<file path="design/flow/config.mk">
export PLATFORM = sky130hd
export DESIGN_NAME = uart_top
export DESIGN_NICKNAME = uart_top
export VERILOG_FILES = /design/flow/design.v
export SDC_FILE = /design/flow/constraint.sdc
export NUM_CORES = 4
export LEC_CHECK = 0
export ABC_AREA = 0
export CAP_MARGIN = 20
export CELL_PAD_IN_SITES_DETAIL_PLACEMENT = 0
export CORE_ASPECT_RATIO = 1.47
export CORE_MARGIN = 2
export CORE_UTILIZATION = 72
export CTS_CLUSTER_DIAMETER = 393
export CTS_CLUSTER_SIZE = 14
export HOLD_SLACK_MARGIN = 0.18
export MAX_ROUTING_LAYER = met4
export MIN_ROUTING_LAYER = met1
export PLACE_DENSITY_LB_ADDON = 0.11
export SETUP_SLACK_MARGIN = 0.37
export SLEW_MARGIN = 20
export TNS_END_PERCENT = 50
</file>
<file path="design/flow/constraint.sdc">
create_clock -name core_clock -period 2.36 [get_ports {iClk}]
set_input_delay 0.4720 -clock core_clock [delete_from_list [all_inputs] [get_ports {iClk}]]
set_output_delay 0.4720 -clock core_clock [all_outputs]
set_load 0.01 [all_outputs]
</file>
<file path="design/flow/design.v">
`timescale 1ns / 1ps
module uart_rx #(
  parameter   CLK_FREQ      = 125_000_000,
  parameter   BAUD_RATE     = 115_200,
  parameter   CLKS_PER_BIT  = CLK_FREQ / BAUD_RATE
)
(
  input wire        iClk, iRst,
  input wire        iRxSerial,
  output wire [7:0] oRxByte, 
  output wire       oRxDone
 );
  localparam sIDLE             = 3'b000;
  localparam sRX_START         = 3'b001;
  localparam sRX_DATA          = 3'b010;
  localparam sRX_SAMPLE        = 3'b011;
  localparam sRX_DATA_COMPLETE = 3'b100;
  localparam sRX_STOP          = 3'b101;
  localparam sRX_DONE          = 3'b110;
  reg [2:0] rFSM_Current, wFSM_Next; 
  reg [$clog2(CLKS_PER_BIT):0]   rCnt_Current, wCnt_Next;
  reg [2:0] rBit_Current, wBit_Next;
  reg [7:0] rRxData_Current, wRxData_Next;  
  reg rRx1, rRx2;
  always @(posedge iClk)
    begin
      rRx1 <= iRxSerial;
      rRx2 <= rRx1;
    end
  always @(posedge iClk)
    begin
      if(iRst == 1)
      begin
          rFSM_Current <= sIDLE;
          rCnt_Current <= 0;
          rBit_Current <= 0;
          rRxData_Current <= 0;
      end
      else
      begin
          rFSM_Current <= wFSM_Next;
          rCnt_Current <= wCnt_Next;
          rBit_Current <= wBit_Next;
          rRxData_Current <= wRxData_Next;
      end
    end
 always @(*)
    begin
        case(rFSM_Current)
            sIDLE: 
                begin
                wCnt_Next = 0;
                wBit_Next = 0;
                wRxData_Next = 0; 
                if(iRxSerial == 0)
                    wFSM_Next = sRX_START;
                else
                    wFSM_Next = sIDLE;
                end
            sRX_START:
                begin
                    wBit_Next = 0;
                    wRxData_Next = rRxData_Current;
                    if(rCnt_Current < (CLKS_PER_BIT - 1) ) begin
                        wFSM_Next = sRX_START;
                        wCnt_Next = rCnt_Current + 1;
                    end else begin
                        wFSM_Next = sRX_DATA;
                        wCnt_Next = 0;
                    end
                end
            sRX_DATA:
                begin
                    if(rCnt_Current < (((CLKS_PER_BIT-1)/2) - 1))
                        begin
                        wFSM_Next = sRX_DATA;
                        wCnt_Next = rCnt_Current + 1;
                        wBit_Next = rBit_Current;
                        wRxData_Next = rRxData_Current;
                        end
                    else
                        begin
                        wFSM_Next = sRX_SAMPLE;
                        wCnt_Next = rCnt_Current + 1;
                        wBit_Next = rBit_Current;
                        wRxData_Next = rRxData_Current;
                        end
                end
            sRX_SAMPLE:
                begin
                    wFSM_Next = sRX_DATA_COMPLETE;
                    wCnt_Next = rCnt_Current + 1;
                    wBit_Next = rBit_Current;
                    wRxData_Next = {rRx2, rRxData_Current[7:1]};
                end
            sRX_DATA_COMPLETE:
                begin
                    if(rCnt_Current < (CLKS_PER_BIT - 1))
                        begin
                        wFSM_Next = sRX_DATA_COMPLETE;
                        wCnt_Next = rCnt_Current + 1;
                        wBit_Next = rBit_Current;
                        wRxData_Next = rRxData_Current;
                        end
                    else
                        begin
                        if(rBit_Current < 7)
                            begin
                            wFSM_Next = sRX_DATA;
                            wCnt_Next = 0;
                            wBit_Next = rBit_Current+1;
                            wRxData_Next = rRxData_Current;
                            end
                        else
                            begin
                            wFSM_Next = sRX_STOP;
                            wCnt_Next = 0;
                            wBit_Next = 0;
                            wRxData_Next = rRxData_Current;
                            end    
                        end
                end
            sRX_STOP:
                begin
                    wRxData_Next = rRxData_Current;
                    wBit_Next = 0;
                    if (rCnt_Current < (CLKS_PER_BIT - 1))
                        begin
                            wFSM_Next = sRX_STOP;
                            wCnt_Next = rCnt_Current + 1;
                        end
                    else
                        begin
                            wFSM_Next = sRX_DONE;
                            wCnt_Next = 0;
                        end
                end
            sRX_DONE:
                begin
                wRxData_Next = rRxData_Current;
                wBit_Next = 0;
                wCnt_Next = 0;
                wFSM_Next = sIDLE;
                end
            default:
                begin
                wFSM_Next = sIDLE;
                wCnt_Next = 0;
                wBit_Next = 0;
                wRxData_Next = 0;
                end
            endcase
    end
    assign oRxByte = rRxData_Current;
    assign oRxDone = (rFSM_Current == sRX_DONE) ? 1 : 0;
endmodule
`timescale 1ns / 1ps
module uart_tx #(
    parameter   CLK_FREQ      = 125000000,
    parameter   BAUD_RATE     = 115200,
    parameter   CLKS_PER_BIT  = CLK_FREQ / BAUD_RATE
  )
  (
   input wire       iClk, iRst,
   input wire       iTxStart,
   input wire [7:0] iTxByte, 
   output wire      oTxSerial,
   output wire      oTxBusy,
   output wire      oTxDone
   );
  localparam sIDLE         = 3'b000;
  localparam sTX_START     = 3'b001;
  localparam sTX_DATA      = 3'b010;
  localparam sTX_STOP      = 3'b011;
  localparam sDONE         = 3'b100;
  reg [2:0] rFSM_Current, wFSM_Next; 
  reg [$clog2(CLKS_PER_BIT):0]   rCnt_Current, wCnt_Next;
  reg [2:0] rBit_Current, wBit_Next;
  reg [7:0] rTxData_Current, wTxData_Next;
  always @(posedge iClk)
  begin
    if (iRst==1)
      begin
        rFSM_Current <= sIDLE;
        rCnt_Current <= 0;
        rBit_Current <= 0;
        rTxData_Current <= 0;
      end
    else
      begin
        rFSM_Current <= wFSM_Next;
        rCnt_Current <= wCnt_Next;
        rBit_Current <= wBit_Next;
        rTxData_Current <= wTxData_Next;
      end
  end
  always @(*)
    begin
      case (rFSM_Current)
        sIDLE :
          begin
            wCnt_Next = 0;
            wBit_Next = 0;
            if (iTxStart == 1)
              begin
                wFSM_Next = sTX_START;
                wTxData_Next = iTxByte;    
              end
            else
             begin    
                wFSM_Next = sIDLE;
                wTxData_Next = rTxData_Current;
             end
          end 
        sTX_START :
            begin
              wTxData_Next = rTxData_Current;
              wBit_Next = 0;
              if (rCnt_Current < (CLKS_PER_BIT - 1) )
                begin
                  wFSM_Next = sTX_START;
                  wCnt_Next = rCnt_Current + 1;
                end
              else
                begin
                  wFSM_Next = sTX_DATA;
                  wCnt_Next = 0;
                end
            end 
          sTX_DATA :
            begin
              if (rCnt_Current < (CLKS_PER_BIT - 1) )
                begin
                  wFSM_Next = sTX_DATA;
                  wCnt_Next = rCnt_Current + 1;
                  wTxData_Next = rTxData_Current;
                  wBit_Next = rBit_Current;
                end
              else
                begin
                  wCnt_Next = 0;
                  if (rBit_Current != 7)
                    begin
                      wFSM_Next = sTX_DATA;
                      wBit_Next = rBit_Current + 1;
                      wTxData_Next = { 1'b0, rTxData_Current[7:1] };  
                    end
                  else
                    begin
                      wFSM_Next = sTX_STOP;
                      wBit_Next = 0;
                      wTxData_Next = rTxData_Current;
                    end
                end
            end  
          sTX_STOP :
            begin
              wTxData_Next = rTxData_Current;
              wBit_Next = 0;
              if (rCnt_Current < (CLKS_PER_BIT - 1) )
                begin
                  wFSM_Next = sTX_STOP;
                  wCnt_Next = rCnt_Current + 1;
                end
              else
                begin
                  wFSM_Next = sDONE;
                  wCnt_Next = 0;
                end
            end 
          sDONE :
            begin
              wTxData_Next = rTxData_Current;
              wBit_Next = 0;
              wCnt_Next = 0;
              wFSM_Next = sIDLE;
            end
          default :
            begin
              wFSM_Next = sIDLE;
              wCnt_Next = 0;
              wBit_Next = 0;
              wTxData_Next = 0;
            end 
        endcase
    end
  reg rTxSerial;
  always @(*)
  begin
    if (rFSM_Current == sTX_START)
      rTxSerial = 0;
    else if (rFSM_Current == sTX_DATA)
      rTxSerial = rTxData_Current[0];
    else
      rTxSerial = 1;
  end
  assign oTxSerial = rTxSerial;
  assign oTxBusy = ( (rFSM_Current == sIDLE) || (rFSM_Current == sDONE) ) ? 0 : 1;
  assign oTxDone = (rFSM_Current == sDONE) ? 1 : 0;
endmodule
`timescale 1ns / 1ps
module partial_full_adder(
    input   wire iA, iB,
    input   wire iCarryIn,
    output  wire oSum, oGen, oPropagate
    );
assign oSum = iA ^ iB ^ iCarryIn;
assign oGen = iA & iB;
assign oPropagate = iA | iB;
endmodule
`timescale 1ns / 1ps
module carry_lookahead_adder_4b #(
    parameter ADDER_WIDTH = 4
) (
    input   wire [ADDER_WIDTH-1:0] iA, iB,
    input   wire                   iCarryIn,
    output  wire [ADDER_WIDTH-1:0] oSum,
    output  wire                   oCarry
);
    wire [ADDER_WIDTH-1:0] wGen, wPropagate;
    partial_full_adder PFA1(
        .iA(iA[0]),
        .iB(iB[0]),
        .iCarryIn(iCarryIn),
        .oSum(oSum[0]),
        .oGen(wGen[0]),
        .oPropagate(wPropagate[0])
    );
    partial_full_adder PFA2(
        .iA(iA[1]),
        .iB(iB[1]),
        .iCarryIn(wCarry[0]),  
        .oSum(oSum[1]),
        .oGen(wGen[1]),
        .oPropagate(wPropagate[1])
    );
    partial_full_adder PFA3(
        .iA(iA[2]),
        .iB(iB[2]),
        .iCarryIn(wCarry[1]),  
        .oSum(oSum[2]),
        .oGen(wGen[2]),
        .oPropagate(wPropagate[2])
    );
    partial_full_adder PFA4(
        .iA(iA[3]),
        .iB(iB[3]),
        .iCarryIn(wCarry[2]),  
        .oSum(oSum[3]),
        .oGen(wGen[3]),
        .oPropagate(wPropagate[3])
    );
    wire [ADDER_WIDTH-2:0] wCarry;
    assign wCarry[0] = wGen[0] | (wPropagate[0] & iCarryIn);
    assign wCarry[1] = wGen[1] | (wPropagate[1] & wGen[0]) | (wPropagate[1] & wPropagate[0] & iCarryIn);
    assign wCarry[2] = wGen[2] | (wPropagate[2] & wGen[1]) | (wPropagate[2] & wPropagate[1] & wGen[0]) | (wPropagate[2] & wPropagate[1] & wPropagate[0] & iCarryIn);
    assign oCarry    = wGen[3] | (wPropagate[3] & wGen[2]) | (wPropagate[3] & wPropagate[2] & wGen[1]) | (wPropagate[3] & wPropagate[2] & wPropagate[1] & wGen[0]) | (wPropagate[3] & wPropagate[2] & wPropagate[1] & wPropagate[0] & iCarryIn); 
endmodule
`timescale 1ns / 1ps
module carry_lookahead_adder_16b (
    input   wire [15:0] iA, iB,
    input   wire                   iCarryIn,
    output  wire [15:0] oSum,
    output  wire                   oCarry
);
    wire [2:0] w_oCarry;
    carry_lookahead_adder_4b CLA1(.iA(iA[3:0]), .iB(iB[3:0]), .iCarryIn(iCarryIn), .oSum(oSum[3:0]), .oCarry(w_oCarry[0]));
    carry_lookahead_adder_4b CLA2(.iA(iA[7:4]), .iB(iB[7:4]), .iCarryIn(w_oCarry[0]), .oSum(oSum[7:4]), .oCarry(w_oCarry[1]));
    carry_lookahead_adder_4b CLA3(.iA(iA[11:8]), .iB(iB[11:8]), .iCarryIn(w_oCarry[1]), .oSum(oSum[11:8]), .oCarry(w_oCarry[2]));
    carry_lookahead_adder_4b CLA4(.iA(iA[15:12]), .iB(iB[15:12]), .iCarryIn(w_oCarry[2]), .oSum(oSum[15:12]), .oCarry(oCarry));
endmodule
`timescale 1ns / 1ps
module carry_select_adder_Nb #(
    parameter ADDER_WIDTH = 128,
    parameter SUB_WIDTH = 16
) (
    input   wire [ADDER_WIDTH-1:0] iA, iB,
    input   wire                   iCarryIn,
    output  wire [ADDER_WIDTH-1:0] oSum,
    output  wire                   oCarry
);
    wire oCarry1;
    wire [1:0] oCarryFA [0:ADDER_WIDTH/SUB_WIDTH-1];
    wire [SUB_WIDTH-1:0] oSumFA [0:ADDER_WIDTH/SUB_WIDTH-1][0:1];
    carry_lookahead_adder_16b CLA(.iA(iA[SUB_WIDTH-1:0]), .iB(iB[SUB_WIDTH-1:0]), .iCarryIn(iCarryIn), .oSum(oSum[SUB_WIDTH-1:0]), .oCarry(oCarry1));
    genvar i;
    generate
        for (i = SUB_WIDTH; i < ADDER_WIDTH; i = i + SUB_WIDTH)
        begin : adders
            carry_lookahead_adder_16b CLA_noCarry(.iA(iA[i+SUB_WIDTH-1:i]), .iB(iB[i+SUB_WIDTH-1:i]), .iCarryIn(1'b0), .oSum(oSumFA[i/SUB_WIDTH][0]), .oCarry(oCarryFA[i/SUB_WIDTH][0]));
            carry_lookahead_adder_16b CLA_carry(.iA(iA[i+SUB_WIDTH-1:i]), .iB(iB[i+SUB_WIDTH-1:i]), .iCarryIn(1'b1), .oSum(oSumFA[i/SUB_WIDTH][1]), .oCarry(oCarryFA[i/SUB_WIDTH][1]));
        end
    endgenerate
    wire [1:ADDER_WIDTH/SUB_WIDTH-1] mux_select;
    assign mux_select[1] = (oCarry1 == 0) ? oCarryFA[1][0] : oCarryFA[1][1];
    genvar j;
    generate
        for (j = 2; j < ADDER_WIDTH/SUB_WIDTH; j = j + 1)
        begin
            assign mux_select[j] = (mux_select[j-1] == 0) ? oCarryFA[j-1][0] : oCarryFA[j-1][1];
        end
    endgenerate
    generate
        genvar l;
        for (l = 0; l < SUB_WIDTH; l = l + 1)
        begin : assign_bit
            assign oSum[SUB_WIDTH + l] = (oCarry1 == 0) ? oSumFA[1][0][l] : oSumFA[1][1][l];
        end
    endgenerate
    genvar k;
    generate
        for (k = SUB_WIDTH*2; k < ADDER_WIDTH; k = k + SUB_WIDTH)
        begin : assign_sum
            genvar l;
            for (l = 0; l < SUB_WIDTH; l = l + 1)
            begin : assign_bit
                assign oSum[k+l] = (mux_select[k/SUB_WIDTH] == 0) ? oSumFA[k/SUB_WIDTH][0][l] : oSumFA[k/SUB_WIDTH][1][l];
            end
        end
    endgenerate
    assign oCarry = (mux_select[ADDER_WIDTH/SUB_WIDTH-1] == 0) ? oCarryFA[ADDER_WIDTH/SUB_WIDTH-1][0] : oCarryFA[ADDER_WIDTH/SUB_WIDTH-1][1];
endmodule
`timescale 1ns / 1ps
module mp_adder #(
      parameter OPERAND_WIDTH = 512,
      parameter ADDER_WIDTH   = 128,
      parameter N_ITERATIONS  = OPERAND_WIDTH / ADDER_WIDTH
    )
    (
    input  wire                       iClk,
    input  wire                       iRst,
    input  wire                       iStart,
    input  wire                       iCommand,
    input  wire [OPERAND_WIDTH-1:0]   iOpA,
    input  wire [OPERAND_WIDTH-1:0]   iOpB,
    output wire [OPERAND_WIDTH:0]     oRes,  
    output wire                       oDone);
    wire [OPERAND_WIDTH-1:0] regA_D;
    reg  [OPERAND_WIDTH-1:0] regA_Q;
    always @(posedge iClk)
    begin
        if(iRst==1)     regA_Q <= { OPERAND_WIDTH{1'b0} }; 
        else            regA_Q <= regA_D;
    end
    wire [OPERAND_WIDTH-1:0] regB_D;
    reg  [OPERAND_WIDTH-1:0] regB_Q;    
    always @(posedge iClk)
    begin
      if(iRst==1)       regB_Q <= {OPERAND_WIDTH{1'b0}}; 
      else              regB_Q <= regB_D;
    end
    reg          muxA_sel;
    wire [OPERAND_WIDTH-1:0] muxA_Out;
    assign muxA_Out = (muxA_sel == 0) ? iOpA : { {ADDER_WIDTH{1'b0}}  , regA_Q[OPERAND_WIDTH-1:ADDER_WIDTH]};
    assign regA_D = muxA_Out;
    wire [OPERAND_WIDTH-1:0] w_invOpB;
    assign w_invOpB = (iCommand == 0) ? iOpB : (~iOpB);
    reg  muxB_sel;
    wire  [OPERAND_WIDTH-1:0] muxB_Out;
    assign muxB_Out = (muxB_sel == 0) ? w_invOpB : { {ADDER_WIDTH{1'b0}}  , regB_Q[OPERAND_WIDTH-1:ADDER_WIDTH]};
    assign regB_D = muxB_Out;
    wire [ADDER_WIDTH-1:0]  operandA;
    wire [ADDER_WIDTH-1:0]  operandB;
    wire                    carry_in;
    wire [ADDER_WIDTH-1:0]  result;
    wire                    carry_out;
    carry_select_adder_Nb #( .ADDER_WIDTH(ADDER_WIDTH)) 
    carry_select_inst   (
        .iA( operandA ), 
        .iB( operandB ),
        .iCarryIn( carry_in ),
        .oSum(result),
        .oCarry(carry_out)
      );
    reg  [OPERAND_WIDTH-1:0] regResult;
    always @(posedge iClk)
    begin
        if(iRst==1)   regResult <= { OPERAND_WIDTH{1'b0} };
      else            regResult <= { result, regResult[OPERAND_WIDTH-1:ADDER_WIDTH] };
    end
    reg  regCout;
    always @(posedge iClk)
    begin
      if(iRst==1)   regCout <= 1'b0;
      else          regCout <= carry_out;
    end
    wire w_Carry;
    assign w_Carry = (iCommand == 0) ? 1'b0 : 1'b1;  
    reg  muxCarry_sel;
    wire muxCarryIn;
    assign muxCarryIn = (muxCarry_sel == 0) ? w_Carry : regCout;
    assign operandA = regA_Q;
    assign operandB = regB_Q;
    assign carry_in = muxCarryIn;
    assign oRes = { regCout, regResult};
    localparam s_IDLE         = 3'b000;
    localparam s_STORE_OPS    = 3'b001;
    localparam s_ADD_FIRST    = 3'b010;
    localparam s_ADD_WORDS    = 3'b011;
    localparam s_DONE         = 3'b100;
    reg [2:0] rFSM_current, wFSM_next;
    always @(posedge iClk)
    begin
        if(iRst==1)	  
            rFSM_current <= s_IDLE;
        else          
            rFSM_current <= wFSM_next;
    end
    reg [$clog2(N_ITERATIONS):0] rCnt_Current, wCnt_next;
    always @(posedge iClk)
    begin
        if(iRst==1)	  
            rCnt_Current <= 0;
        else          
            rCnt_Current <= wCnt_next;
    end
    always @(*)
    begin
        case(rFSM_current)
            s_IDLE: 
              begin         
                muxA_sel = 0;
                muxB_sel = 0;
                muxCarry_sel = 0;
                wCnt_next = 0;
                if (iStart==1)
                    wFSM_next = s_STORE_OPS;
                else
                    wFSM_next = s_IDLE;
              end
            s_STORE_OPS: 
              begin
                muxA_sel = 0;
                muxB_sel = 0;
                muxCarry_sel = 0;
                wCnt_next = rCnt_Current + 1;
                wFSM_next = s_ADD_FIRST;
              end
            s_ADD_FIRST: 
              begin
                muxA_sel = 1;
                muxB_sel = 1;
                muxCarry_sel = 0;
                wCnt_next = rCnt_Current + 1;
                wFSM_next = s_ADD_WORDS;
              end
            s_ADD_WORDS: 
              begin
                muxA_sel = 1;
                muxB_sel = 1;
                muxCarry_sel = 1;
                wCnt_next = rCnt_Current + 1;
                if ( rCnt_Current < (N_ITERATIONS - 1) )
                  wFSM_next = s_ADD_WORDS;
                else
                  wFSM_next = s_DONE;
              end
            s_DONE:
              begin
                muxA_sel = 1;
                muxB_sel = 1;
                muxCarry_sel = 1;
                wCnt_next = 0;
                wFSM_next = s_IDLE;
              end  
            default: 
              begin 
                muxA_sel = 0;
                muxB_sel = 0;
                muxCarry_sel = 0;
                wCnt_next = 0;
                wFSM_next = s_IDLE;
              end
        endcase
    end
    reg regDone;
    always @(posedge iClk)
    begin
      if(iRst)    regDone <= 1'd0; 
      else        regDone <= ( rFSM_current == s_DONE ) ? 1'b1 : 1'b0;
    end
    assign oDone = regDone;
endmodule
`timescale 1ns / 1ps
module uart_top #(
    parameter   OPERAND_WIDTH = 512,
    parameter   ADDER_WIDTH   = 128,
    parameter   NBYTES        = OPERAND_WIDTH / 8,  
    parameter   CLK_FREQ      = 125_000_000,
    parameter   BAUD_RATE     = 7_812_500    
  )  
  (
    input   wire   iClk, iRst,
    input   wire   iRx,
    output  wire   oTx
  );
  reg [NBYTES*8-1:0] rBuffer1, rBuffer2;
  wire [(NBYTES)*8:0] wBuffer3;
  reg [(NBYTES+1)*8-1:0] rBufferRes;
  localparam s_IDLE         = 3'b000;
  localparam s_WAIT_RX1     = 3'b001;
  localparam s_WAIT_RX2     = 3'b010;
  localparam s_ADDITION     = 3'b011;
  localparam s_TX           = 3'b100;
  localparam s_WAIT_TX      = 3'b101;
  localparam s_DONE         = 3'b110;
  localparam s_WAIT_ADD_SUB = 3'b111;
  reg [2:0]   rFSM;  
  reg         rTxStart;
  reg [7:0]   rTxByte;
  wire        wTxBusy;
  wire        wTxDone;
  wire [7:0] wRxByte;
  wire wRxDone;
  uart_tx #(  .CLK_FREQ(CLK_FREQ), .BAUD_RATE(BAUD_RATE) )
  UART_TX_INST
    (.iClk(iClk),
     .iRst(iRst),
     .iTxStart(rTxStart),
     .iTxByte(rTxByte),
     .oTxSerial(oTx),
     .oTxBusy(wTxBusy),
     .oTxDone(wTxDone)
     );
  uart_rx #( .CLK_FREQ(CLK_FREQ), .BAUD_RATE(BAUD_RATE) )
  UART_RX_INST
  (.iClk(iClk),
   .iRst(iRst),
   .iRxSerial(iRx),
   .oRxByte(wRxByte),
   .oRxDone(wRxDone)
   );
   reg r_StartAdd;
   wire w_DoneAdd;
   mp_adder #( .OPERAND_WIDTH(OPERAND_WIDTH), .ADDER_WIDTH(ADDER_WIDTH) ) MP_ADDER_INST
   (.iClk(iClk),
    .iRst(iRst),
    .iStart(r_StartAdd),
    .iCommand(r_add_sub[0]),
    .iOpA(rBuffer1),
    .iOpB(rBuffer2),
    .oRes(wBuffer3),
    .oDone(w_DoneAdd)
   );
   reg [7:0] r_add_sub;
  reg [$clog2(NBYTES):0] rCnt_Current;
  always @(posedge iClk)
  begin
  if (iRst == 1 ) 
    begin
      rFSM <= s_IDLE;
      rTxStart <= 0;
      rCnt_Current <= 0;
      rTxByte <= 0;
      rBuffer1 <= 0;
      rBuffer2 <= 0;
      rBufferRes <= 0;
    end 
  else 
    begin
      case (rFSM)
        s_IDLE :
          begin
            rFSM <= s_WAIT_ADD_SUB;
          end
        s_WAIT_ADD_SUB :
          begin
            if (wRxDone==1)
                begin
                    r_add_sub <= wRxByte;
                    rFSM <= s_WAIT_RX1;
                end 
             else
                begin
                    rFSM <= s_WAIT_ADD_SUB;
                end           
          end
        s_WAIT_RX1 :
          begin
          r_StartAdd <= 0;
            if (wRxDone==1)
                begin
                if(rCnt_Current<NBYTES-1)
                    begin
                    rCnt_Current<=rCnt_Current+1;
                    rFSM <= s_WAIT_RX1;
                    rBuffer1 <= { rBuffer1[NBYTES*8-9:0],wRxByte};            
                    end
                else
                    begin
                    rCnt_Current<=0;
                    rBuffer1 <= { rBuffer1[NBYTES*8-9:0],wRxByte}; 
                    rFSM <= s_WAIT_RX2;
                    end
                end 
             else
                begin
                    rFSM <= s_WAIT_RX1;
                end           
          end
          s_WAIT_RX2 :
          begin
            if (wRxDone==1)
                begin
                if(rCnt_Current<NBYTES-1)
                    begin
                    r_StartAdd <= 0;
                    rCnt_Current<=rCnt_Current+1;
                    rFSM <= s_WAIT_RX2;
                    rBuffer2 <= { rBuffer2[NBYTES*8-9:0],wRxByte};            
                    end
                else
                    begin
                    rCnt_Current<=0;
                    rBuffer2 <= { rBuffer2[NBYTES*8-9:0],wRxByte}; 
                    r_StartAdd <= 1;                  
                    rFSM <= s_ADDITION;
                    end
                end 
             else
                begin
                    r_StartAdd <= 0;
                    rFSM <= s_WAIT_RX2;
                end           
          end  
        s_ADDITION:
        begin
            rCnt_Current<=0;
            if(w_DoneAdd != 1)
                begin
                    r_StartAdd <= 1;
                    rFSM <= s_ADDITION;
                end
            else
                begin
                r_StartAdd <= 0;
                rFSM <= s_TX;
                if(r_add_sub[0] == 0)
                    begin
                    rBufferRes <= {7'b0000000,wBuffer3};
                    end
                else
                    begin
                    rBufferRes <= {8'b00000000,wBuffer3[OPERAND_WIDTH-1:0]};
                    end
                end
        end
        s_TX :
          begin
            if ( (rCnt_Current < (NBYTES+1)) && (wTxBusy ==0) ) 
              begin
                rFSM <= s_WAIT_TX;
                rTxStart <= 1; 
                rTxByte <= rBufferRes[(NBYTES+1)*8-1:(NBYTES+1)*8-8];             
                rBufferRes <= {rBufferRes[(NBYTES+1)*8-9:0] , 8'b0000_0000};     
                rCnt_Current <= rCnt_Current + 1;
              end 
            else 
              begin 
                rFSM <= s_DONE;
                rTxStart <= 0;
                rTxByte <= 0;
                rCnt_Current <= 0;
              end
            end 
            s_WAIT_TX :
              begin
                if (wTxDone) begin
                  rFSM <= s_TX;
                end else begin
                  rFSM <= s_WAIT_TX;
                  rTxStart <= 0;                   
                end
              end 
            s_DONE :
              begin
                rFSM <= s_WAIT_ADD_SUB;     
              end 
            default :
              rFSM <= s_IDLE;
          endcase
      end
    end       
endmodule
</file>
<file path="design/flow/run.sh">
#!/bin/bash
# the make line also repeats each setting of config.mk as NAME=value (left out here)
make -C /OpenROAD-flow-scripts/flow DESIGN_CONFIG=/design/flow/config.mk WORK_HOME=/design/flow/orfs CLKGATE_MAP_FILE= finish
</file>
==> results of run 1 <==
==> what timing repair did <==
item | CTS
gates cloned | 52
setup endpoints to repair | 1228
pin swaps | 164
buffers inserted | 85
gates resized | 377
hold buffers | 3
hold endpoints to repair | 23
==> flow_summary.json, run 1 <==
{
  "fp_nets": 13700,
  "adder_share_pct": 3.19,
  "initCoreUtil_pct": 72.5,
  "post-place-cells": 15300,
  "yosysMostFrequentCell": "dfxtp_1",
  "die-height_um": 496,
  "dp.final_hpwl_um": 224000,
  "dieWidth_um": 339,
  "rows": 180,
  "syn_avg_cell_area_um2": 8.87,
  "yosysWarnings": 5,
  "globalplace.congestion": 0.933,
  "yosysTopAreaCellShare_pct": 53.3,
  "ff_type": "dfxtp_1",
  "synth-compound-area-share_pct": 13.5,
  "ys_chip_area_um2": 119000,
  "largest_area_cell": "dfxtp_1",
  "xor_share_pct": 4.49,
  "synthDistinctLibCells": 84,
  "top_cells_by_area": "dfxtp_1 53%, nand2_1 9.1%, a21oi_1 6.4%",
  "clock_path_buffers": 4,
  "numPortBuffers": 3,
  "haltStage": "5_1_grt",
  "numCtsBuffers": 275,
  "core_area_um2": 164000,
  "top_cells_by_count": "3,160 x dfxtp_1, 2,882 x nand2_1, 1,530 x a21oi_1",
  "post_dp_cell_area_um2": 125000,
  "io_pins": 4,
  "synthCells": 13400,
  "cts_root_buffer": "clkbuf_16",
  "synth.area.mux_share_pct": 4.33,
  "ys_sh_simple_pct": 16.9,
  "dpl_worst_slack_ns": -1.52,
  "htree_levels": 5,
  "synth_area_um2": 119000,
  "cts_sinks": 3162,
  "postSynthSeqShare_pct": 53.3,
  "edf_count": 2,
  "logic_family": "simple AND/OR/NAND/NOR gates",
  "yosys_register_bits": 3162,
  "async_flop_share_pct": 0,
  "outcome": "aborted with a tool error",
  "synth-cells-yosys": 13400,
  "die_area_um2": 168000
}
==> run 2, diff against run 1 <==
- ABC_AREA: 0 -> not set
- CAP_MARGIN: 20 -> 15
- CELL_PAD_IN_SITES_DETAIL_PLACEMENT: 0 -> not set
- CORE_ASPECT_RATIO: 1.47 -> not set
- CTS_CLUSTER_DIAMETER: 393 -> 267
- CTS_CLUSTER_SIZE: 14 -> not set
- HOLD_SLACK_MARGIN: 0.18 -> not set
- MAX_ROUTING_LAYER: met4 -> not set
- MIN_ROUTING_LAYER: met1 -> not set
- PLACE_DENSITY_LB_ADDON: 0.11 -> not set
- SETUP_SLACK_MARGIN: 0.37 -> 0.86
- TNS_END_PERCENT: 50 -> not set
- clock period: 2.36 -> 3.6 ns (I/O delays scaled with it)
==> run 2 against run 1 <==
Compared with the run above: the layout now fails its checks (setup timing); area after synthesis is the same; synthesized cell count is the same; die area is essentially flat.
==> flow_summary.json, run 2 <==
{
  "die_area_um2": 168000,
  "clock_path_buffers": 4,
  "seq_area_um2": 63400,
  "yosysMostFrequentCell": "dfxtp_1",
  "pwr-share-seq_pct": 50.6,
  "antenna_found_initial": 31,
  "synth-compound-area-share_pct": 13.5,
  "die-height_um": 410,
  "hold_violations": 0,
  "synthDistinctLibCells": 84,
  "synth.area.mux_share_pct": 4.33,
  "combGateArea_um2": 52200,
  "reg2reg_depth": 14,
  "p_clk_share_pct": 46.3,
  "slew_violations": 0,
  "drc_errors": 0,
  "finalSetupViolations": 4,
  "vias": 92500,
  "skew_ns": 0.0497,
  "critPathMaxStageDelay_ns": 0.58,
  "switching_power_mw": 15.2,
  "p_leak_nw": 46.3,
  "grt_usage_pct": 37.7,
  "numPortBuffers": 3,
  "yosysWarnings": 5,
  "power_density_nw_per_um2": 523,
  "crit_path_start": "MP_ADDER_INST.regB_Q[103]",
  "hold_end": "MP_ADDER_INST.regResult[380]",
  "dp.final_hpwl_um": 215000,
  "min_path_type": "in -> reg",
  "logic_family": "simple AND/OR/NAND/NOR gates",
  "ys_sh_simple_pct": 16.9,
  "rr_startpoint": "MP_ADDER_INST.regB_Q[103]",
  "wl_um": 331000,
  "final_antenna_net_count": 0,
  "syn_avg_cell_area_um2": 8.87,
  "clk_pin_slew_ns": 0.06,
  "slowest_stage": "or4_4",
  "n_fill_cell": 10000,
  "path_cells": "inv_2 > ha_4 > or4_4 > nor3b_4 > and2_2 > and2_4 > a21boi_2 > o211ai_4 > a311oi_4 > nor2_2 > o21bai_1 > a21oi_2 > fa_2 > nor2_1",
  "worstSetupPathDepth": 14,
  "drv_cap": 0,
  "synth_area_um2": 119000,
  "grt_pass1_vias": 88300,
  "dr.pass1.iters": 8,
  "postSynthSeqShare_pct": 53.3,
  "intPower_mw": 55.3,
  "top_cells_by_count": "3,160 x dfxtp_1, 2,882 x nand2_1, 1,530 x a21oi_1",
  "worstPathArrival_ns": 4.49,
  "rows": 149,
  "fin_setup_tns_ns": -0.188,
  "async_flop_share_pct": 0,
  "reg2reg_slack_ns": -0.08,
  "dpl_worst_slack_ns": -0.249,
  "p_total_mw": 70.4,
  "ff_type": "dfxtp_1",
  "powerClk_mw": 32.6,
  "violations": "setup timing",
  "max_freq_mhz": 271,
  "ys_chip_area_um2": 119000,
  "wl_per_cell_um": 21.3,
  "hold_depth": 2,
  "grt_overflow": 0,
  "powerSeq_mw": 35.7,
  "io_pins": 4,
  "critPathKind": "reg -> reg",
  "grt_pass1_wl_um": 502000,
  "critPathRequiredTime_ns": 4.40,
  "adder_share_pct": 3.19,
  "worstMarginPinSlew_ns": 1.08,
  "numCtsBuffers": 316,
  "worst_slack_ns": -0.0844,
  "combPwrFrac_pct": 3.1,
  "grt_max_degree": 181,
  "core_area_um2": 164000,
  "rr_endpoint": "MP_ADDER_INST.regResult[500]",
  "worst_setup_path_start_kind": "flop",
  "crit_end": "MP_ADDER_INST.regResult[500]",
  "slew_headroom_pct": 27.7,
  "top_cells_by_area": "dfxtp_1 53%, nand2_1 9.1%, a21oi_1 6.4%",
  "edf_count": 2,
  "synthCells": 13400,
  "nets": 13500,
  "cp_num_buf_inv": 1,
  "cts_sinks": 3162,
  "initCoreUtil_pct": 72.2,
  "viasPerCell": 5.94,
  "crit_fanout": 3,
  "p_comb_mw": 2.19,
  "yosys_register_bits": 3162,
  "tool_warnings": 249,
  "min_from": "iRst",
  "yosysTopAreaCellShare_pct": 53.3,
  "outcome": "failed layout checks",
  "htree_levels": 5,
  "period_needed_ns": 3.68,
  "path_delay_family": "simple AND/OR/NAND/NOR gates",
  "cts_root_buffer": "clkbuf_16",
  "irDropWorstVdd_mv": 0.666,
  "end_kind": "flop",
  "largest_area_cell": "dfxtp_1",
  "xor_share_pct": 4.49,
  "synth-cells-yosys": 13400,
  "dieWidth_um": 410,
  "fp_nets": 13700,
  "globalplace.congestion": 0.930,
  "syn2layout_area_growth_pct": 13.4,
  "p_sw_share_pct": 21.5,
  "power_leader": "registers",
  "tritoncts": "built",
  "rsz0062_at_grt": "yes",
  "hold_buffers": 0,
  "first_iter_violations": 10700,
  "period_used_pct": 102,
  "fin_util_pct": 81.9,
  "clock.latency.late_pin_ns": 0.96
}
[run 2: layout make-up]
| type | count | area share (%) |
|---|---|---|
| Clock inverter | 70 | 0.667 |
| Sequential cell | 3162 | 47.1 |
| Tap cell | 2189 | 2.03 |
| Inverter | 342 | 0.953 |
| Timing Repair Buffer | 446 | 3.63 |
| Antenna cell | 7 | 0.0130 |
| Clock buffer | 463 | 6.90 |
| Multi-Input combinational cell | 8893 | 38.7 |
[run 2: repair_timing]
action,4_1_cts,5_1_grt
pin swaps,129,113
buffers inserted,50,41
gates resized,257,146
gates cloned,4,8
setup endpoints to repair,253,477
[run 2: layer usage]
| layer | wire [µm] | global-route usage (%) |
|---|---|---|
| met1 | 132000 | 49.2 |
| met2 | 158000 | 62.5 |
| met3 | 24300 | 5.11 |
| met4 | 16200 | 17.0 |
| met5 | 185 | 0 |
[run 2: per-stage QoR]
step / hold WS, ns / std cells / cell area [µm²]
6_report: 0.298 / 15600 / 135000
5_1_grt: 0.320 / 15600 / 135000
4_1_cts: 0.266 / 15500 / 133000
3_5_place_dp: 0.316 / 14900 / 122000
3_3_place_gp: 0.321 / 14900 / 122000
2_1_floorplan: 0.310 / 13400 / 119000
==> run 3, diff against run 2 <==
- ABC_AREA: not set -> 1
- CAP_MARGIN: 15 -> 5
- CORE_ASPECT_RATIO: not set -> 0.53
- CORE_UTILIZATION: 72 -> 31
- CTS_CLUSTER_DIAMETER: 267 -> 103
- GPL_ROUTABILITY_DRIVEN: not set -> 0
- GPL_TIMING_DRIVEN: not set -> 0
- MAX_ROUTING_LAYER: not set -> met4
- MIN_ROUTING_LAYER: not set -> met2
- PLACE_DENSITY: not set -> 0.83
- SETUP_SLACK_MARGIN: 0.86 -> 0.38
- clock period: 3.6 -> 5.09 ns (I/O delays scaled with it)
==> run 3 against run 2 <==
Compared with the run above: the flow now stops in 5_1_grt; area after synthesis shrank 1.4%; synthesized cell count grew 7.9%; die area grew 130%.
==> flow_summary.json, run 3 <==
{
  "yosysMostFrequentCell": "nor2_1",
  "ff_type": "dfxtp_1",
  "post-place-cells": 19500,
  "haltStage": "5_1_grt",
  "firstError": "[ERROR GRT-0116] Global routing finished with congestion. Check the congestion regions in the DRC Viewer.",
  "dp.final_hpwl_um": 315000,
  "fp_nets": 14700,
  "postSynthSeqShare_pct": 54.1,
  "outcome": "aborted with a tool error",
  "htree_levels": 4,
  "dpl_worst_slack_ns": -1.59,
  "ys_chip_area_um2": 117000,
  "yosys_register_bits": 3162,
  "dieWidth_um": 848,
  "ys_sh_simple_pct": 16.1,
  "synthDistinctLibCells": 49,
  "numPortBuffers": 3,
  "synth_area_um2": 117000,
  "yosysTopAreaCellShare_pct": 54.0,
  "post_dp_cell_area_um2": 124000,
  "async_flop_share_pct": 0,
  "initCoreUtil_pct": 31.1,
  "yosysWarnings": 5,
  "synthCells": 14400,
  "die-height_um": 451,
  "edf_count": 2,
  "core_area_um2": 376000,
  "grt_overflow": 1440,
  "rows": 164,
  "top_cells_by_count": "3,593 x nor2_1, 3,160 x dfxtp_1, 2,230 x o21ai_0",
  "synth-cells-yosys": 14400,
  "top_cells_by_area": "dfxtp_1 54%, nor2_1 12%, o21ai_0 9.5%",
  "cts_sinks": 3162,
  "grt_usage_pct": 49.8,
  "synth.area.mux_share_pct": 0,
  "cts_root_buffer": "clkbuf_16",
  "syn_avg_cell_area_um2": 8.11,
  "adder_share_pct": 3.24,
  "synth-compound-area-share_pct": 16.0,
  "io_pins": 4,
  "logic_family": "simple AND/OR/NAND/NOR gates",
  "die_area_um2": 383000,
  "largest_area_cell": "dfxtp_1",
  "clock_path_buffers": 4,
  "numCtsBuffers": 231,
  "xor_share_pct": 4.08
}
[run 3: what timing repair did]
action	in CTS
cloned	0
hold buffers	0
setup buffers	28
pin swaps	41
endpoints found under the setup margin	80
gates resized	172
[run 3: per-layer routing]
| metal | GRT overflow | global-route usage (%) |
|---|---|---|
| met1 | - | - |
| met2 | 127 | 45.4 |
| met3 | 1287 | 62.4 |
| met4 | 26 | 38.6 |
| met5 | - | - |
==> run 4, diff against run 3 <==
- ABC_AREA: 1 -> not set
- CAP_MARGIN: 5 -> 20
- CORE_ASPECT_RATIO: 0.53 -> not set
- CORE_UTILIZATION: 31 -> 72
- CTS_CLUSTER_DIAMETER: 103 -> 369
- GPL_ROUTABILITY_DRIVEN: 0 -> not set
- GPL_TIMING_DRIVEN: 0 -> not set
- MAX_ROUTING_LAYER: met4 -> not set
- MIN_ROUTING_LAYER: met2 -> not set
- PLACE_DENSITY: 0.83 -> not set
- SETUP_SLACK_MARGIN: 0.38 -> -0.23
- clock period: 5.09 -> 3.15 ns (I/O delays scaled with it)
==> run 4 against run 3 <==
Compared with the run above: now fails the layout checks on setup timing; area after synthesis up 1.4%; synthesized cell count shrank 7.3%; die area decreased by 56%.
==> flow_summary.json, run 4 <==
{
  "power_leader": "registers",
  "yosys_register_bits": 3162,
  "crit_top_cell": "buf_6",
  "violations": "setup timing",
  "post-place-cells": 15200,
  "drc_errors": 0,
  "hold_depth": 2,
  "period_used_pct": 114,
  "worst_setup_path_start_kind": "flop",
  "skew_ns": 0.0492,
  "dr.pass1.iters": 6,
  "drv_cap": 0,
  "cp_num_buf_inv": 3,
  "synth-compound-area-share_pct": 13.5,
  "io_pins": 4,
  "rsz0062_at_grt": "yes",
  "intPower_mw": 63.2,
  "crit_end": "MP_ADDER_INST.regResult[500]",
  "worstSetupPathDepth": 15,
  "core_area_um2": 164000,
  "powerClk_mw": 37.4,
  "min_from": "iRst",
  "postSynthSeqShare_pct": 53.3,
  "rows": 149,
  "yosysWarnings": 5,
  "syn2layout_area_growth_pct": 13.4,
  "worstMarginPinSlew_ns": 1.03,
  "path_delay_family": "AND-OR/OR-AND gates",
  "ys_sh_simple_pct": 16.9,
  "yosysMostFrequentCell": "dfxtp_1",
  "top_cells_by_count": "3,160 x dfxtp_1, 2,882 x nand2_1, 1,530 x a21oi_1",
  "powerSeq_mw": 40.8,
  "synth_area_um2": 119000,
  "crit_fanout": 4,
  "rr_startpoint": "MP_ADDER_INST.regA_Q[72]",
  "p_comb_mw": 2.58,
  "largest_area_cell": "dfxtp_1",
  "switching_power_mw": 17.5,
  "adder_share_pct": 3.19,
  "cts_root_buffer": "clkbuf_16",
  "power_density_nw_per_um2": 600,
  "grt_usage_pct": 38.5,
  "crit_path_start": "MP_ADDER_INST.regA_Q[72]",
  "grt_overflow": 0,
  "grt_pass1_wl_um": 510000,
  "postLayoutCellArea_um2": 135000,
  "cts_sinks": 3162,
  "hold_violations": 0,
  "dp.final_hpwl_um": 221000,
  "synthDistinctLibCells": 84,
  "initCoreUtil_pct": 72.2,
  "slowest_stage": "or4_4",
  "critPathKind": "reg -> reg",
  "first_iter_violations": 10300,
  "syn_avg_cell_area_um2": 8.87,
  "synth.area.mux_share_pct": 4.33,
  "xor_share_pct": 4.49,
  "rr_endpoint": "MP_ADDER_INST.regResult[500]",
  "p_total_mw": 80.7,
  "pwr-share-seq_pct": 50.5,
  "critPathRequiredTime_ns": 3.98,
  "viasPerCell": 5.92,
  "numCtsBuffers": 313,
  "antenna_found_initial": 48,
  "combPwrFrac_pct": 3.2,
  "async_flop_share_pct": 0,
  "finalSetupViolations": 77,
  "nets": 13600,
  "ff_type": "dfxtp_1",
  "slew_headroom_pct": 31.3,
  "final_antenna_net_count": 0,
  "fin_setup_tns_ns": -12.25,
  "grt_max_degree": 171,
  "outcome": "failed layout checks",
  "die_area_um2": 168000,
  "reg2reg_slack_ns": -0.43,
  "dieWidth_um": 410,
  "edf_count": 2,
  "worstPathArrival_ns": 4.40,
  "fin_util_pct": 81.9,
  "ys_chip_area_um2": 119000,
  "worst_slack_ns": -0.426,
  "max_freq_mhz": 280,
  "tritoncts": "built",
  "clock_path_buffers": 4,
  "reg2reg_depth": 15,
  "path_cells": "inv_2 > ha_4 > or4_4 > and3b_2 > o311ai_4 > buf_6 > o2111ai_4 > a32oi_4 > buf_6 > a311oi_4 > nor2_2 > o21bai_2 > a21oi_2 > fa_2 > nor2_1",
  "dpl_worst_slack_ns": -0.721,
  "period_needed_ns": 3.58,
  "p_sw_share_pct": 21.7,
  "hold_end": "MP_ADDER_INST.regResult[473]",
  "p_clk_share_pct": 46.3,
  "clk_pin_slew_ns": 0.06,
  "synthCells": 13400,
  "die-height_um": 410,
  "numPortBuffers": 3,
  "critPathMaxStageDelay_ns": 0.53,
  "irDropWorstVdd_mv": 0.661,
  "grt_pass1_vias": 89500,
  "fp_nets": 13700,
  "slew_violations": 0,
  "top_cells_by_area": "dfxtp_1 53%, nand2_1 9.1%, a21oi_1 6.4%",
  "whs_ns": 0.258,
  "vias": 93200,
  "wl_per_cell_um": 21.2,
  "hold_buffers": 0,
  "clock.latency.late_pin_ns": 0.96,
  "logic_family": "simple AND/OR/NAND/NOR gates",
  "tool_warnings": 228,
  "post_dp_cell_area_um2": 123000,
  "final_cells": 15700,
  "globalplace.congestion": 0.951,
  "synth-cells-yosys": 13400,
  "p_leak_nw": 46.8,
  "yosysTopAreaCellShare_pct": 53.3,
  "htree_levels": 5,
  "end_kind": "flop",
  "wl_um": 334000,
  "min_path_type": "in -> reg"
}
[run 4: repair_timing]
item / in CTS / in global routing
gates resized: 109 / 106
cloned: 0 / 1
setup buffers: 26 / 29
setup endpoints to repair: 56 / 101
pin swaps: 70 / 74
[run 4: per-layer routing]
layer | GRT usage, % | vias to the layer above | part of all wire [%]
met5 | 0 | - | 0.069
met4 | 18.4 | 36 | 5.2
met3 | 6.97 | 885 | 8.0
met2 | 63.3 | 4131 | 47
met1 | 49.1 | 44400 | 39
li1 | - | 43700 | -
[run 4: final cells by class]
cell class              count  area [µm²]
diodes                     18        45.0
clock buffers             437        9030
fillers                 10100       29800
well taps                2189        2740
inverters                 342        1280
clock inverters            88        1120
repair buffers            603        5710
multi-input cells        8893       51300
flip-flops and latches   3162       63400
==> run 5, diff against run 4 <==
- ABC_AREA: not set -> 0
- CELL_PAD_IN_SITES_DETAIL_PLACEMENT: not set -> 0
- CORE_ASPECT_RATIO: not set -> 1.18
- CORE_MARGIN: 2 -> 5
- CTS_CLUSTER_DIAMETER: 369 -> not set
- HOLD_SLACK_MARGIN: not set -> 0.18
- MAX_ROUTING_LAYER: not set -> met4
- MIN_ROUTING_LAYER: not set -> met1
- PLACE_DENSITY_LB_ADDON: not set -> 0.11
- SETUP_SLACK_MARGIN: -0.23 -> -0.25
- TNS_END_PERCENT: not set -> 50
- clock period: 3.15 -> 2.87 ns (I/O delays scaled with it)
==> run 5 against run 4 <==
Compared with the run above: the layout still fails its checks (setup timing); sequential share of layout area is 0.17 points lower; clock skew is 0.016 ns higher; register-to-register slack worse by 0.32 ns; largest power group unchanged.
==> flow_summary.json, run 5 <==
{
  "postLayoutCellArea_um2": 135000,
  "dr.pass1.iters": 8,
  "hold_end": "UART_RX_INST.rRx2",
  "skew_ns": 0.0651,
  "p_sw_share_pct": 21.6,
  "hold_violations": 0,
  "yosys_register_bits": 3162,
  "grt_usage_pct": 37.7,
  "min_from": "UART_RX_INST.rRx1",
  "die-height_um": 451,
  "power_leader": "registers",
  "grt_overflow": 0,
  "top_cells_by_count": "3,160 x dfxtp_1, 2,882 x nand2_1, 1,530 x a21oi_1",
  "worst_setup_path_start_kind": "flop",
  "end_kind": "flop",
  "htree_levels": 5,
  "largest_area_cell": "dfxtp_1",
  "wl_um": 327000,
  "drv_cap": 0,
  "max_freq_mhz": 277,
  "violations": "setup timing",
  "synth_area_um2": 119000,
  "powerSeq_mw": 44.7,
  "top_cells_by_area": "dfxtp_1 53%, nand2_1 9.1%, a21oi_1 6.4%",
  "worst_slack_ns": -0.746,
  "synthDistinctLibCells": 84,
  "logic_family": "simple AND/OR/NAND/NOR gates",
  "cp_num_buf_inv": 2,
  "ys_sh_simple_pct": 16.9,
  "worstMarginPinSlew_ns": 1.24,
  "reg2reg_depth": 15,
  "yosysMostFrequentCell": "dfxtp_1",
  "synth-compound-area-share_pct": 13.5,
  "post_dp_cell_area_um2": 124000,
  "yosysWarnings": 5,
  "power_density_nw_per_um2": 643,
  "pwr-share-seq_pct": 51.4,
  "ys_chip_area_um2": 119000,
  "path_cells": "inv_2 > ha_4 > or4_4 > and3b_2 > o311ai_4 > nand4b_1 > o2111ai_4 > a32oi_4 > buf_6 > a311oi_4 > nor2_2 > o21bai_2 > a21oi_2 > fa_2 > nor2_1",
  "numPortBuffers": 3,
  "post-place-cells": 15300,
  "worstPathArrival_ns": 4.39,
  "adder_share_pct": 3.19,
  "rr_endpoint": "MP_ADDER_INST.regResult[500]",
  "cts_sinks": 3162,
  "synth.area.mux_share_pct": 4.33,
  "die_area_um2": 173000,
  "combPwrFrac_pct": 3.3,
  "period_used_pct": 126,
  "viasPerCell": 5.82,
  "crit_end": "MP_ADDER_INST.regResult[500]",
  "synthCells": 13400,
  "yosysTopAreaCellShare_pct": 53.3,
  "critPathKind": "reg -> reg",
  "irDropWorstVdd_mv": 0.672,
  "grt_pass1_wl_um": 505000,
  "worstSetupPathDepth": 15,
  "reg2reg_slack_ns": -0.75,
  "rows": 162,
  "grt_pass1_vias": 90200,
  "dp.final_hpwl_um": 221000,
  "wl_per_cell_um": 20.6,
  "ff_type": "dfxtp_1",
  "tritoncts": "built",
  "intPower_mw": 68.1,
  "numCtsBuffers": 306,
  "slowest_stage": "or4_4",
  "io_pins": 4,
  "vias": 92100,
  "rr_startpoint": "MP_ADDER_INST.regB_Q[74]",
  "path_delay_family": "simple AND/OR/NAND/NOR gates",
  "edf_count": 2,
  "clock.latency.late_pin_ns": 0.94,
  "first_iter_violations": 9341,
  "cts_root_buffer": "clkbuf_16",
  "crit_path_start": "MP_ADDER_INST.regB_Q[74]",
  "finalSetupViolations": 223,
  "nets": 13700,
  "globalplace.congestion": 0.959,
  "dieWidth_um": 384,
  "fin_setup_tns_ns": -50.36,
  "hold_depth": 0,
  "initCoreUtil_pct": 72.1,
  "p_leak_nw": 47.0,
  "drc_errors": 0,
  "min_path_type": "reg -> reg",
  "switching_power_mw": 18.8,
  "grt_max_degree": 186,
  "antenna_found_initial": 42,
  "crit_fanout": 2,
  "async_flop_share_pct": 0,
  "slew_headroom_pct": 16.7,
  "clock_path_buffers": 4,
  "xor_share_pct": 4.49,
  "final_cells": 15800,
  "tool_warnings": 216,
  "powerClk_mw": 39.3,
  "critPathRequiredTime_ns": 3.64,
  "final_antenna_net_count": 0,
  "p_comb_mw": 2.87,
  "rsz0062_at_grt": "yes",
  "slew_violations": 0,
  "period_needed_ns": 3.62,
  "outcome": "failed layout checks",
  "p_clk_share_pct": 45.3,
  "clk_pin_slew_ns": 0.07,
  "critPathMaxStageDelay_ns": 0.54,
  "fp_nets": 13700,
  "synth-cells-yosys": 13400,
  "syn_avg_cell_area_um2": 8.87,
  "postSynthSeqShare_pct": 53.3,
  "core_area_um2": 165000,
  "syn2layout_area_growth_pct": 13.8
}
-- run 5: final cells by class --
type | instances | area, µm²
Clock buffer | 450 | 8980
Multi-Input combinational cell | 8893 | 51500
Fill cell | 10300 | 29400
Inverter | 342 | 1280
Clock inverter | 64 | 688
Antenna cell | 20 | 50.0
Tap cell | 2214 | 2770
Sequential cell | 3162 | 63400
Timing Repair Buffer | 693 | 6500
-- run 5: metrics by stage --
step / utilization, % / hold slack (ns) / total power, mW / setup WS [ns]
6_report: 82.1 / 0.344 / 86.9 / -0.746
5_1_grt: 82.1 / 0.365 / 89.2 / -0.882
4_1_cts: 81.7 / 0.344 / 86.9 / -0.772
3_5_place_dp: 75.3 / 0.328 / 48.4 / -1.01
3_3_place_gp: 75.3 / 0.345 / 48.3 / -0.910
2_1_floorplan: - / 0.310 / 47.2 / -0.391
-- run 5: per-layer routing --
layer / global-route usage, % / share of wire [%] / vias to the layer above
li1: - / - / 43900
met1: 45.2 / 39 / 44000
met2: 62.9 / 49 / 3273
met3: 5.25 / 6.3 / 902
met4: 17.9 / 5.6 / 0
met5: - / 0 / -
-- run 5: repair_timing --
| action | in CTS | in global routing |
|---|---|---|
| endpoints found under the setup margin | 115 | 124 |
| setup buffers | 38 | 23 |
| gates resized | 110 | 146 |
| pin swaps | 64 | 75 |
| hold endpoints to repair | 38 | 0 |
| hold buffers | 2 | 0 |
==> run 6, diff against run 5 <==
- ABC_AREA: 0 -> not set
- CAP_MARGIN: 20 -> 40
- CELL_PAD_IN_SITES_DETAIL_PLACEMENT: 0 -> not set
- CORE_ASPECT_RATIO: 1.18 -> not set
- CORE_MARGIN: 5 -> 2
- CTS_CLUSTER_DIAMETER: not set -> 395
- CTS_CLUSTER_SIZE: not set -> 14
- HOLD_SLACK_MARGIN: 0.18 -> 0.03
- MAX_ROUTING_LAYER: met4 -> not set
- MIN_ROUTING_LAYER: met1 -> not set
- PLACE_DENSITY_LB_ADDON: 0.11 -> 0.24
- SETUP_SLACK_MARGIN: -0.25 -> -0.29
- TNS_END_PERCENT: 50 -> not set
- clock period: 2.87 -> 3.08 ns (I/O delays scaled with it)
==> run 6 against run 5 <==
Compared with the run above: the layout still fails its checks (setup timing); critical path depth stayed put; largest power group unchanged; non-clock buffer count is 65 lower; critical path type unchanged; fmax is 1.6% lower.
==> flow_summary.json, run 6 <==
{
  "drv_cap": 0,
  "antenna_found_initial": 26,
  "outcome": "failed layout checks",
  "slowest_stage": "fa_2",
  "slew_headroom_pct": 22.5,
  "ys_sh_simple_pct": 16.9,
  "fin_util_pct": 80.2,
  "dieWidth_um": 410,
  "drc_errors": 0,
  "worstMarginPinSlew_ns": 1.16,
  "whs_ns": 0.215,
  "combPwrFrac_pct": 3.5,
  "grt_usage_pct": 37.6,
  "synth-compound-area-share_pct": 13.5,
  "worst_slack_ns": -0.596,
  "numPortBuffers": 3,
  "power_leader": "registers",
  "fin_setup_tns_ns": -23.21,
  "power_density_nw_per_um2": 567,
  "p_comb_mw": 2.58,
  "cp_num_buf_inv": 3,
  "syn_avg_cell_area_um2": 8.87,
  "crit_fanout": 4,
  "rr_startpoint": "MP_ADDER_INST.regA_Q[3]",
  "fp_nets": 13700,
  "critPathKind": "reg -> reg",
  "final_cells": 15500,
  "period_needed_ns": 3.68,
  "worst_setup_path_start_kind": "flop",
  "p_clk_share_pct": 40.8,
  "die-height_um": 410,
  "violations": "setup timing",
  "path_cells": "inv_2 > ha_4 > inv_4 > a2111oi_4 > a211oi_2 > nor3_4 > o311ai_4 > buf_4 > o211ai_4 > nand2_2 > a311oi_4 > o21bai_1 > a21o_1 > fa_2 > nor2b_4",
  "vias": 91900,
  "top_cells_by_count": "3,160 x dfxtp_1, 2,882 x nand2_1, 1,530 x a21oi_1",
  "n_fill_cell": 10500,
  "async_flop_share_pct": 0,
  "worstPathArrival_ns": 4.54,
  "p_leak_nw": 45.5,
  "pwr-share-seq_pct": 55.8,
  "seq_area_um2": 63300,
  "clk_pin_slew_ns": 0.06,
  "ff_type": "dfxtp_1",
  "tritoncts": "built",
  "htree_levels": 5,
  "slew_violations": 0,
  "yosys_register_bits": 3162,
  "crit_path_start": "MP_ADDER_INST.regA_Q[3]",
  "dp.final_hpwl_um": 222000,
  "synthCells": 13400,
  "grt_pass1_wl_um": 499000,
  "wl_per_cell_um": 21.0,
  "edf_count": 2,
  "die_area_um2": 168000,
  "adder_share_pct": 3.19,
  "nets": 13600,
  "rsz0062_at_grt": "yes",
  "hold_violations": 0,
  "xor_share_pct": 4.49,
  "skew_ns": 0.0470,
  "rr_endpoint": "MP_ADDER_INST.regResult[508]",
  "postLayoutCellArea_um2": 132000,
  "min_from": "iRx",
  "post-place-cells": 15200,
  "logic_family": "simple AND/OR/NAND/NOR gates",
  "intPower_mw": 58.4,
  "max_freq_mhz": 272,
  "grt_pass1_vias": 87700,
  "yosysTopAreaCellShare_pct": 53.3,
  "reg2reg_slack_ns": -0.60,
  "grt_overflow": 0,
  "powerSeq_mw": 41.7,
  "switching_power_mw": 16.3,
  "synth_area_um2": 119000,
  "cts_sinks": 3162,
  "cts_root_buffer": "clkbuf_16",
  "top_cells_by_area": "dfxtp_1 53%, nand2_1 9.1%, a21oi_1 6.4%",
  "period_used_pct": 119,
  "synthDistinctLibCells": 84,
  "yosysMostFrequentCell": "dfxtp_1",
  "initCoreUtil_pct": 72.2,
  "dpl_worst_slack_ns": -0.829,
  "p_total_mw": 74.7,
  "first_iter_violations": 9997,
  "worstSetupPathDepth": 15,
  "synth.area.mux_share_pct": 4.33,
  "powerClk_mw": 30.5,
  "finalSetupViolations": 91,
  "largest_area_cell": "dfxtp_1",
  "numCtsBuffers": 275,
  "postSynthSeqShare_pct": 53.3,
  "final_antenna_net_count": 0,
  "p_sw_share_pct": 21.8,
  "rows": 149,
  "hold_buffers": 0,
  "post_dp_cell_area_um2": 124000,
  "hold_depth": 1,
  "hold_end": "UART_RX_INST.rRx1",
  "path_delay_family": "AND-OR/OR-AND gates",
  "end_kind": "flop",
  "irDropWorstVdd_mv": 0.653,
  "clock.latency.late_pin_ns": 0.95,
  "core_area_um2": 164000,
  "ys_chip_area_um2": 119000,
  "io_pins": 4,
  "viasPerCell": 5.92,
  "combGateArea_um2": 51300,
  "grt_max_degree": 196,
  "tool_warnings": 224,
  "synth-cells-yosys": 13400,
  "dr.pass1.iters": 8,
  "min_path_type": "in -> reg",
  "yosysWarnings": 5,
  "critPathMaxStageDelay_ns": 0.53,
  "clock_path_buffers": 4,
  "critPathRequiredTime_ns": 3.94,
  "syn2layout_area_growth_pct": 11.0,
  "wl_um": 326000,
  "crit_end": "MP_ADDER_INST.regResult[508]",
  "reg2reg_depth": 15,
  "globalplace.congestion": 0.968
}
[run 6: final cells by class]
| cell class | instances | share of cell area (%) |
|---|---|---|
| sequential | 3162 | 48.1 |
| timing repair buffer | 628 | 4.54 |
| clock buffer | 287 | 5.39 |
| tap | 2189 | 2.08 |
| inverter | 342 | 0.976 |
| antenna | 12 | 0.0228 |
| clock inverter | 5 | 0.0332 |
| multi-input combinational | 8893 | 38.9 |
[run 6: repair_timing]
item | CTS | global route
gates cloned | 0 | 0
hold endpoints to repair | 0 | 0
resized | 90 | 111
buffers inserted | 19 | 31
setup endpoints to repair | 59 | 65
pin swaps | 45 | 67
[run 6: per-layer routing]
| layer | track usage (%) | up-vias | routed length (µm) |
|---|---|---|---|
| met4 | 18.4 | 12 | 17100 |
| li1 | - | 43500 | - |
| met1 | 49.4 | 43900 | 131000 |
| met2 | 60.7 | 3833 | 153000 |
| met5 | 0 | - | 82 |
| met3 | 5.75 | 731 | 25200 |
==> run 7, diff against run 6 <==
- CAP_MARGIN: 40 -> 20
- CORE_UTILIZATION: 72 -> 40
- CTS_CLUSTER_DIAMETER: 395 -> not set
- CTS_CLUSTER_SIZE: 14 -> not set
- HOLD_SLACK_MARGIN: 0.03 -> not set
- PLACE_DENSITY_LB_ADDON: 0.24 -> not set
- SETUP_SLACK_MARGIN: -0.29 -> not set
- clock period: 3.08 -> 2.49 ns (I/O delays scaled with it)
==> run 7 against run 6 <==
Compared with the run above: the layout still fails its checks (setup timing); worst hold slack got worse by 0.13 ns; wire length rose by 0.15%; fmax rose by 4.0%; sequential power rose by 24%; cell area rose by 7.3%; final cell count rose by 15%; via count fell by 4.3%; non-clock buffer count rose by 280; clock power rose by 65%; power rose by 41%; die area rose by 79%; critical path type unchanged; critical endpoint is now MP_ADDER_INST.regResult[500]; largest cell class unchanged; largest power group unchanged.
==> flow_summary.json, run 7 <==
{
  "outcome": "failed layout checks",
  "violations": "setup timing",
  "dr.pass1.iters": 6,
  "postSynthSeqShare_pct": 53.3,
  "irDropWorstVdd_mv": 0.513,
  "async_flop_share_pct": 0,
  "hold_end": "MP_ADDER_INST.regResult[415]",
  "p_clk_share_pct": 47.7,
  "ys_chip_area_um2": 119000,
  "p_comb_mw": 3.53,
  "postLayoutCellArea_um2": 141000,
  "hold_buffers": 0,
  "fin_setup_tns_ns": -77.64,
  "cp_num_buf_inv": 3,
  "clock_path_buffers": 4,
  "wl_per_cell_um": 18.3,
  "finalSetupViolations": 114,
  "n_fill_cell": 28000,
  "final_antenna_net_count": 0,
  "combPwrFrac_pct": 3.4,
  "tritoncts": "built",
  "adder_share_pct": 3.19,
  "clock.latency.late_pin_ns": 0.89,
  "intPower_mw": 82.2,
  "viasPerCell": 4.93,
  "die_area_um2": 301000,
  "xor_share_pct": 4.49,
  "wl_um": 327000,
  "nets": 13900,
  "logic_family": "simple AND/OR/NAND/NOR gates",
  "yosysWarnings": 5,
  "worstSetupPathDepth": 15,
  "dieWidth_um": 549,
  "min_path_type": "in -> reg",
  "period_needed_ns": 3.54,
  "worstMarginPinSlew_ns": 1.11,
  "rows": 200,
  "dpl_worst_slack_ns": -1.26,
  "drc_errors": 0,
  "rr_endpoint": "MP_ADDER_INST.regResult[500]",
  "grt_usage_pct": 20.9,
  "slowest_stage": "or4_4",
  "critPathRequiredTime_ns": 3.23,
  "top_cells_by_count": "3,160 x dfxtp_1, 2,882 x nand2_1, 1,530 x a21oi_1",
  "min_from": "iRst",
  "yosys_register_bits": 3162,
  "first_iter_violations": 6450,
  "fp_nets": 13700,
  "synth-cells-yosys": 13400,
  "synth_area_um2": 119000,
  "initCoreUtil_pct": 40.1,
  "grt_pass1_vias": 83700,
  "crit_fanout": 3,
  "synth.area.mux_share_pct": 4.33,
  "path_delay_family": "AND-OR/OR-AND gates",
  "synthDistinctLibCells": 84,
  "syn2layout_area_growth_pct": 19.1,
  "max_freq_mhz": 283,
  "synth-compound-area-share_pct": 13.5,
  "cts_root_buffer": "clkbuf_16",
  "period_used_pct": 142,
  "yosysTopAreaCellShare_pct": 53.3,
  "grt_pass1_wl_um": 499000,
  "rsz0062_at_grt": "yes",
  "numCtsBuffers": 332,
  "slew_violations": 0,
  "hold_violations": 0,
  "grt_overflow": 0,
  "largest_area_cell": "dfxtp_1",
  "clk_pin_slew_ns": 0.06,
  "tool_warnings": 204,
  "dp.final_hpwl_um": 227000,
  "ff_type": "dfxtp_1",
  "yosysMostFrequentCell": "dfxtp_1",
  "worst_slack_ns": -1.05,
  "die-height_um": 549,
  "top_cells_by_area": "dfxtp_1 53%, nand2_1 9.1%, a21oi_1 6.4%",
  "crit_end": "MP_ADDER_INST.regResult[500]",
  "grt_max_degree": 144,
  "antenna_found_initial": 28,
  "critPathMaxStageDelay_ns": 0.54,
  "slew_headroom_pct": 26.1,
  "reg2reg_slack_ns": -1.05,
  "worst_setup_path_start_kind": "flop",
  "ys_sh_simple_pct": 16.9,
  "powerClk_mw": 50.2,
  "critPathKind": "reg -> reg",
  "htree_levels": 5,
  "edf_count": 2,
  "io_pins": 4,
  "syn_avg_cell_area_um2": 8.87,
  "skew_ns": 0.0703,
  "path_cells": "inv_2 > ha_4 > or4_4 > and3b_2 > o311ai_4 > buf_4 > a211oi_4 > buf_6 > o211ai_4 > a311oi_4 > nor2_2 > o21bai_2 > a21oi_2 > fa_2 > nor2_1",
  "worstPathArrival_ns": 4.28,
  "end_kind": "flop",
  "crit_path_start": "MP_ADDER_INST.regB_Q[72]",
  "numPortBuffers": 3,
  "synthCells": 13400,
  "vias": 88000,
  "pwr-share-seq_pct": 49.0,
  "drv_cap": 0,
  "rr_startpoint": "MP_ADDER_INST.regB_Q[72]",
  "power_density_nw_per_um2": 744,
  "switching_power_mw": 23.1,
  "p_leak_nw": 49.1,
  "post_dp_cell_area_um2": 128000,
  "globalplace.congestion": 0.877,
  "p_sw_share_pct": 22.0,
  "core_area_um2": 296000,
  "reg2reg_depth": 15,
  "cts_sinks": 3162,
  "hold_depth": 2,
  "power_leader": "registers",
  "powerSeq_mw": 51.6
}
## run 7: routing by layer
layer	track usage (%)	share of wire, %	routed length (µm)	up-vias
li1	-	-	-	44400
met1	29.4	47	153000	41500
met2	34.1	47	152000	1622
met3	2.14	4.1	13400	450
met4	5.39	2.5	8250	0
met5	0	0	0	-
## run 7: final cells by class
cell class	count	area, µm²	share of cell area, %
flip-flops and latches	3162	63400	44.8
clock buffers	496	9830	6.95
multi-input cells	8893	51900	36.7
inverters	342	1280	0.907
clock inverters	88	1210	0.854
well taps	3939	4930	3.48
diodes	15	37.5	0.0265
repair buffers	908	8940	6.32
## run 7: per-stage QoR
stage / util, % / total power, mW / hold slack (ns) / std cells
after floorplan: - / 54.4 / 0.310 / 13400
after global placement: 43.4 / 56.1 / 0.318 / 17200
after detailed placement: 43.4 / 56.1 / 0.317 / 17200
after CTS: 47.3 / 106 / 0.0330 / 17800
after global routing: 47.8 / 108 / 0.0434 / 17800
final: 47.8 / 105 / 0.0861 / 17800
## run 7: what timing repair did
item / CTS / global route
buffers inserted: 27 / 36
pin swaps: 82 / 89
cloned: 0 / 8
setup endpoints to repair: 386 / 505
gates resized: 127 / 187
Power figures rest on the tool's default switching activity, not on a simulated workload.
